==> inputs of trial 28 <==
// LMFE
module LMFE ( clk, reset, Din, in_en, busy, out_valid, Dout, mem_cen, mem_wen, mem_addr, mem_d, mem_q);
input   clk;
input   reset;
input   in_en;
output  busy;
output  out_valid;
input   [7:0]  Din;
output  [7:0]  Dout;
output  mem_cen;
output  mem_wen;
output  [9:0]  mem_addr;
output  [7:0]  mem_d;
input   [7:0]  mem_q;
wire [7:0] med_d_w;
wire med_en_w;
wire med_del_w;
wire newline_w;
control MainCT( .clk(clk), .rst(reset), .data_in(Din), .in_en(in_en), .busy(busy), .med_data(med_d_w), .med_en(med_en_w), .med_del(med_del_w), .cen(mem_cen), .wen(mem_wen), .addr(mem_addr), .memd(mem_d), .memq(mem_q), .out_valid(out_valid), .newline(newline_w));
insert_sort med(.clk(clk), .rst(reset) , .data_valid(med_en_w) , .data_in(med_d_w), .data_out(Dout), .del_valid(med_del_w), .newline(newline_w)); 
endmodule
Settings: LEC_CHECK=0, ABC_AREA=1, CAP_MARGIN=10, CELL_PAD_IN_SITES_GLOBAL_PLACEMENT=0, CORE_ASPECT_RATIO=1.06, CORE_MARGIN=2, CORE_UTILIZATION=70, CTS_CLUSTER_SIZE=81, GPL_TIMING_DRIVEN=1, HOLD_SLACK_MARGIN=-0.06, MIN_ROUTING_LAYER=met1, PLACE_DENSITY=0.62, SETUP_SLACK_MARGIN=-0.13, SLEW_MARGIN=20; clock period 2.35 ns.
run.sh (not shown) runs the stock make flow with config.mk's settings and CLKGATE_MAP_FILE=.
==> build 2 (differences from trial 28) <==
CAP_MARGIN = 15   (was 10)
CELL_PAD_IN_SITES_GLOBAL_PLACEMENT = not set   (was 0)
CORE_ASPECT_RATIO = not set   (was 1.06)
CTS_CLUSTER_DIAMETER = 93   (was not set)
CTS_CLUSTER_SIZE = not set   (was 81)
GPL_TIMING_DRIVEN = not set   (was 1)
HOLD_SLACK_MARGIN = 0.3   (was -0.06)
MIN_ROUTING_LAYER = not set   (was met1)
PLACE_DENSITY = not set   (was 0.62)
SETUP_SLACK_MARGIN = not set   (was -0.13)
==> flow/constraint.sdc (replaced) <==
create_clock -name core_clock -period 3.29 [get_ports {clk}]
set_input_delay 0.6580 -clock core_clock [delete_from_list [all_inputs] [get_ports {clk}]]
set_output_delay 0.6580 -clock core_clock [all_outputs]
set_load 0.01 [all_outputs]
==> trial 49 (differences from trial 28) <==
ABC_AREA = not set   (was 1)
CELL_PAD_IN_SITES_GLOBAL_PLACEMENT = 1   (was 0)
CORE_UTILIZATION = 60   (was 70)
SETUP_SLACK_MARGIN = not set   (was -0.13)
==> flow/constraint.sdc (replaced) <==
create_clock -name core_clock -period 3.54 [get_ports {clk}]
set_input_delay 0.7080 -clock core_clock [delete_from_list [all_inputs] [get_ports {clk}]]
set_output_delay 0.7080 -clock core_clock [all_outputs]
set_load 0.01 [all_outputs]
==> trial 85 (differences from trial 28) <==
CAP_MARGIN = 20   (was 10)
CELL_PAD_IN_SITES_GLOBAL_PLACEMENT = not set   (was 0)
CORE_ASPECT_RATIO = not set   (was 1.06)
CTS_CLUSTER_DIAMETER = 371   (was not set)
CTS_CLUSTER_SIZE = not set   (was 81)
GPL_TIMING_DRIVEN = not set   (was 1)
HOLD_SLACK_MARGIN = not set   (was -0.06)
MIN_ROUTING_LAYER = not set   (was met1)
PLACE_DENSITY = not set   (was 0.62)
SETUP_SLACK_MARGIN = not set   (was -0.13)
==> flow/constraint.sdc (replaced) <==
create_clock -name core_clock -period 2.82 [get_ports {clk}]
set_input_delay 0.5640 -clock core_clock [delete_from_list [all_inputs] [get_ports {clk}]]
set_output_delay 0.5640 -clock core_clock [all_outputs]
set_load 0.01 [all_outputs]
==> qor summary <==
| item | trial 85 | trial 49 | build 2 | trial 28 |
|---|---|---|---|---|
| Result of the run | failed layout checks | no timing/DRC/antenna violations | no timing/DRC/antenna violations | stopped before the end |
| Failing step | - | - | - | global routing |
| Layout check failures | setup timing | - | - | - |
| Clock edge transition at the registers on the reported setup and hold paths | 0.06 ns | 0.06 ns | 0.06 ns | - |
| Post-CTS Setup Repair Bufs | 12 | 0 | 0 | 197 |
| Max-Cap Viols | 0 | 0 | 0 | - |
| Core Box Area | 52900 µm² | 62300 µm² | 52900 µm² | 53100 µm² |
| Final-layout clock buffer total | 85 | 78 | 69 | - |
| Critical path depth | 25 | 10 | 23 | - |
| Slowest stage cell on the critical path | sky130_fd_sc_hd__dfrtp_1 | sky130_fd_sc_hd__or4_4 | sky130_fd_sc_hd__dfrtp_2 | - |
| Number of instances in the placed design | 5881 | 5152 | 5767 | 6268 |
| Startpoint-to-endpoint class of the critical path | flip-flop to flip-flop | flip-flop to flip-flop | flip-flop to flip-flop | - |
| Number of failing setup endpoints in the final timing report | 8 | 0 | 0 | - |
| Nets in the synthesized netlist | 5511 | 4747 | 5511 | 5511 |
| Antenna diode instance count | 0 | 0 | 0 | - |
| # rows | 84 | 94 | 84 | 87 |
| Top cell area share | 0.171 | 0.169 | 0.171 | 0.171 |
| Tally of nets with antenna violations remaining after routing | 0 | 0 | 0 | - |
| Post-cts sizing count | 34 | 0 | 0 | 1553 |
| Slew at the pin closest to its max-slew limit | 1.15 ns | 1.12 ns | 0.906 ns | - |
| Required time of the critical path | 3.33 ns | 4.03 ns | 3.81 ns | - |
| Vertical die dimension | 236 µm | 263 µm | 236 µm | 243 µm |
| Detailed-routing wirelength on met1 | 46700 µm | 48500 µm | 46100 µm | - |
| Vias per std cell | 6.55 | 6.26 | 6.46 | - |
| Sequential cells | 483 | 483 | 483 | - |
